## build 67
==> flow/design.v (excerpt) <==
module microP(
    input clk,
    input reset,
    output [7:0] imem_addr,
    input [16:0] imem_data,
    output [7:0] dmem_addr,
    output [7:0] dmem_wdata,
    output dmem_we,
    input [7:0] dmem_rdata,
    input [7:0] data_in,
    output out_we,
    output [7:0] data_out_col,
    output [7:0] data_out_addr
    );
Size in the first run: ~930 cells after synthesis, ~160 flip-flops, about 77 I/O pins, about 9600 um2 of cells after synthesis.
Settings: LEC_CHECK=0, CAP_MARGIN=20, CORE_MARGIN=2, CORE_UTILIZATION=68, CTS_CLUSTER_DIAMETER=224, CTS_CLUSTER_SIZE=37, SETUP_SLACK_MARGIN=-0.26, SLEW_MARGIN=20; clock period 3.51 ns.
run.sh (not shown) runs the stock make flow with config.mk's settings and CLKGATE_MAP_FILE=.
Build 67 terminated abnormally: global routing reported GRT-0232.
The inputs of build 62 differ from those of build 67 as listed below.
- a deleted SETUP_SLACK_MARGIN that had been -0.26
- a change of CTS_CLUSTER_SIZE from 37 to 98
- a deleted CTS_CLUSTER_DIAMETER that had been 224
- a change of CORE_UTILIZATION from 68 to 65
- an added PLACE_DENSITY of 0.6
- a change of the clock period (ns, I/O delays scaled along) from 3.51 to 5.04
==> results <==
Build 62 completed end to end with timing, DRC and antenna clean.
Build 62: post-detailed-placement half-perimeter wirelength 3700 um below build 67
Area of the placeable core: build 62 vs build 67 up 4.7%
Number of cells after detailed placement: build 62 < build 67
Build 62 against build 67: number of buffers created by CTS now sits at about the same level, standard-cell row count now sits higher.
diff inputs: build 62 => build 83
- CTS_CLUSTER_SIZE: 98 -> 33
- TNS_END_PERCENT: unset -> 5
- the clock period (ns, I/O delays scaled along): 5.04 -> 3.46
[summary]
Tool error GRT-0232 stopped build 83 during global routing; no final results. Re cell area after synthesis: no difference whatsoever between build 62 and build 83. Re sequential cell area fraction in the yosys report: no difference whatsoever between build 83 and build 62. Floorplan net count delta (build 62 -> build 83): insignificant. Cell total after placement was lower in the run labelled build 62. Compared build 83 against build 62; core utilization at floorplan within noise. [compare] base=build 62 new=build 83: vertical die dimension essentially unchanged, total placed instance area went up by 890 um2. Number of cells upsized or downsized after cts for build 83 is higher than for build 62. Of build 62 and build 83, build 62 shows the lower weighted congestion at the end of routability-driven global placement, with build 83 above it. From build 83 to build 62, post-synthesis compound-gate area fraction did not move at all.
Modified inputs, build 37 compared to build 83
- removing TNS_END_PERCENT (formerly 5)
- changing CORE_UTILIZATION from 65 to 58
- removing CTS_CLUSTER_SIZE (formerly 33)
- setting ABC_AREA to 1 for the first time
- changing the clock period (ns, I/O delays scaled along) from 3.46 to 2.83
Findings:
- Build 37 and build 83: no clean run
- Taking build 83 as the reference point, the complex-gate fraction of the synthesized area of build 37 falls by 5.6 points.
- Re number of different library cells in the post-synthesis netlist: build 37 and build 83 aren't equal, and the lower value belongs to build 37.
- Going from build 83 to build 37, the post-DP HPWL was found to have gone down by about 3.5%.
- Build 83 → build 37: number of flops mapped to enable cells by yosys level, die size grew by about 13%, sequential share of the synthesized area saw a decrease, area after synthesis saw an increase.

---

Setup of job 9947:
microP again, from the RTL that the note above started with.
export LEC_CHECK = 0
export CAP_MARGIN = 30
export CORE_MARGIN = 9
export CORE_UTILIZATION = 43
export CTS_CLUSTER_SIZE = 77
export GPL_ROUTABILITY_DRIVEN = 0
export PLACE_DENSITY = 0.72
export SETUP_SLACK_MARGIN = 0.72
export SLEW_MARGIN = 10
export TNS_END_PERCENT = 95
create_clock -name core_clock -period 3.8 [get_ports {clk}]
### job 9947 -> job 1639
Settings: removing GPL_ROUTABILITY_DRIVEN (formerly 0); changing CORE_MARGIN from 9 to 2; removing TNS_END_PERCENT (formerly 95); changing CORE_UTILIZATION from 43 to 22; changing PLACE_DENSITY from 0.72 to 0.6; changing SLEW_MARGIN from 10 to 20; changing CAP_MARGIN from 30 to 20; removing SETUP_SLACK_MARGIN (formerly 0.72); removing CTS_CLUSTER_SIZE (formerly 77); changing the clock period (ns, I/O delays scaled along) from 3.8 to 4.5.
Findings:
The final layout from job 1639, which completed every stage, passed the timing, DRC and antenna checks at the end of the flow. Relative to job 9947, the cell area of job 1639 is lower by 10%. Taking job 9947 as the reference, in job 1639 met3 usage in global routing fell by 2.4 points; wire length per cell fell by about 18%; growth of design area from synthesis to finish fell by 14 points; number of inserted filler cells in the final layout rose by 2,785; total combinational power fell by about 40%. Re antenna diode count: no difference whatsoever between job 9947 and job 1639. Job 1639 leaves more setup margin than job 9947. Die size of job 1639 exceeds that of job 9947 by more than half.
Changes in job 3140 relative to job 1639:
Settings: setting CTS_CLUSTER_SIZE to 32 for the first time; changing CORE_UTILIZATION from 22 to 65; changing the clock period (ns, I/O delays scaled along) from 4.5 to 3.35.
--- outcome ---
When job 3140 is set beside job 1639, its setup slack after placement turns out to be 0.40 ns smaller.
Job 1639 and job 3140 ended up with roughly the same synthesized area.
The flow ended early for job 3140: it failed with a tool error in global routing.
Across both runs, final weighted congestion in routability-driven placement was higher for job 3140 than for job 1639.
Post-cts resize count sits higher in job 3140 than in job 1639.
Number of placed instances, taps included, job 3140 vs job 1639: down by more than 10%
Total core area (job 3140 vs. job 1639) decreases by more than half
Chip area ended up about 65% lower on job 3140 than on job 1639.
Higher cell area after placement among job 3140 and job 1639: job 3140

---

Starting RTL as in the previous note.
clock: 5.23 ns
lec_check: 0
abc_area: 0
cap_margin: 25
cell_pad_in_sites_global_placement: 2
core_margin: 7
core_utilization: 30
cts_cluster_diameter: 346
cts_cluster_size: 88
max_routing_layer: met4
min_routing_layer: met1
place_density: 0.88
setup_slack_margin: 0.64
slew_margin: 15
tns_end_percent: 20
==> next run, changes <==
--- a/flow/config.mk
+++ b/flow/config.mk
@@ -8,12 +8,12 @@
 export ABC_AREA = 0
 export CAP_MARGIN = 25
-export CELL_PAD_IN_SITES_GLOBAL_PLACEMENT = 2
+export CELL_PAD_IN_SITES_GLOBAL_PLACEMENT = 0
 export CORE_MARGIN = 7
-export CORE_UTILIZATION = 30
+export CORE_UTILIZATION = 70
 export CTS_CLUSTER_DIAMETER = 346
 export CTS_CLUSTER_SIZE = 88
 export MAX_ROUTING_LAYER = met4
 export MIN_ROUTING_LAYER = met1
-export PLACE_DENSITY = 0.88
+export PLACE_DENSITY_LB_ADDON = 0.3
 export SETUP_SLACK_MARGIN = 0.64
 export SLEW_MARGIN = 15
The changed run went through all stages and came out clean. Design area is lower by a few percent. Non-clock buffer count is lower by 6. Clock-buffer cell count is lower by 4. Worst setup slack got worse by 300 ps. Final cell count is lower by about a fifth. Sequential power barely changes. Total power is higher by roughly a tenth. Wire length is higher by a quarter to a third. Worst hold slack improved by 13 ps.

---

microP again, from the RTL that the note above started with.
Settings: LEC_CHECK=0, ABC_AREA=0, CAP_MARGIN=25, CELL_PAD_IN_SITES_GLOBAL_PLACEMENT=0, CORE_MARGIN=2, CORE_UTILIZATION=64, MAX_ROUTING_LAYER=met4, MIN_ROUTING_LAYER=met1, PLACE_DENSITY=0.59, SLEW_MARGIN=15, TNS_END_PERCENT=80; clock period 3.44 ns.
The starting point ended with an error in 5_1_grt.
Change:
Settings changed: CELL_PAD_IN_SITES_GLOBAL_PLACEMENT 0 to 1, CORE_MARGIN 2 to 7, CORE_UTILIZATION 64 to 31, MIN_ROUTING_LAYER met1 to met2, SETUP_SLACK_MARGIN set to 1.15.
Clock period 3.44 ns to 5.23 ns, I/O delays scaled along.
=>
- The changed run finished with timing, DRC and antenna clean
- synthesized area stays the same
- synthesized cell count is unchanged
- die size rose by 130%

---

Starting RTL as in the previous note.
==> flow/config.mk <==
export PLATFORM = sky130hd
export DESIGN_NAME = microP
export DESIGN_NICKNAME = microP
export VERILOG_FILES = /design/flow/design.v
export SDC_FILE = /design/flow/constraint.sdc
export NUM_CORES = 4
export LEC_CHECK = 0
export ABC_AREA = 0
export CAP_MARGIN = 25
export CELL_PAD_IN_SITES_DETAIL_PLACEMENT = 0
export CELL_PAD_IN_SITES_GLOBAL_PLACEMENT = 1
export CORE_MARGIN = 3
export CORE_UTILIZATION = 25
export CTS_CLUSTER_DIAMETER = 350
export GPL_ROUTABILITY_DRIVEN = 1
export GPL_TIMING_DRIVEN = 0
export MAX_ROUTING_LAYER = met5
export MIN_ROUTING_LAYER = met1
export PLACE_DENSITY_LB_ADDON = 0.18
export SETUP_SLACK_MARGIN = -0.29
export SLEW_MARGIN = 10
export TNS_END_PERCENT = 80
==> flow/constraint.sdc <==
create_clock -name core_clock -period 6.34 [get_ports {clk}]
set_input_delay 1.2680 -clock core_clock [delete_from_list [all_inputs] [get_ports {clk}]]
set_output_delay 1.2680 -clock core_clock [all_outputs]
set_load 0.01 [all_outputs]
The first run completed without violations.
Next try:
- ABC_AREA: 0 -> not set
- CAP_MARGIN: 25 -> 20
- CELL_PAD_IN_SITES_DETAIL_PLACEMENT: 0 -> not set
- CELL_PAD_IN_SITES_GLOBAL_PLACEMENT: 1 -> not set
- CORE_MARGIN: 3 -> 2
- CORE_UTILIZATION: 25 -> 66
- CTS_CLUSTER_DIAMETER: 350 -> not set
- GPL_ROUTABILITY_DRIVEN: 1 -> not set
- GPL_TIMING_DRIVEN: 0 -> not set
- MAX_ROUTING_LAYER: met5 -> not set
- MIN_ROUTING_LAYER: met1 -> not set
- PLACE_DENSITY_LB_ADDON: 0.18 -> not set
- SETUP_SLACK_MARGIN: -0.29 -> not set
- SLEW_MARGIN: 10 -> 20
- TNS_END_PERCENT: 80 -> not set
- clock period: 6.34 -> 3.63 ns (I/O delays scaled with it)
- The changed run finished but failed the layout checks on negative setup slack
- non-clock buffer count grows by 38
- setup slack degrades by 1.0 ns
- flip-flop count stays the same
Next try:
- CORE_UTILIZATION: 66 -> 40
- PLACE_DENSITY: not set -> 0.6
- clock period: 3.63 -> 5.0 ns (I/O delays scaled with it)
After rerunning:
- The new run produced a clean layout
- area after synthesis does not change
- clock power drops by a quarter to a third
- wire length drops by a quarter to a third
- design area decreases by a few percent
- cell count went up by a few percent
- via count came out lower by about a fifth
- synthesized cell count stays the same
- non-clock buffer count goes down by 82
- hold slack gets worse by 0.0082 ns
- setup slack gets better by 0.76 ns
- global-route usage came out lower by 23 points
Next try:
- CORE_ASPECT_RATIO: not set -> 0.5
- CORE_MARGIN: 2 -> 8
- CORE_UTILIZATION: 40 -> 53
- CTS_CLUSTER_DIAMETER: not set -> 376
- CTS_CLUSTER_SIZE: not set -> 30
- HOLD_SLACK_MARGIN: not set -> -0.06
- PLACE_DENSITY: 0.6 -> 0.37
- SETUP_SLACK_MARGIN: not set -> -0.46
- TNS_END_PERCENT: not set -> 60
After rerunning: The changed run completed with no timing, DRC or antenna violations. Total power shrinks by a few percent. Combinational power grows by a few percent. Wire length grows by a few percent. Design area shrinks slightly.
Power figures rest on the tool's default switching activity, not on a simulated workload.
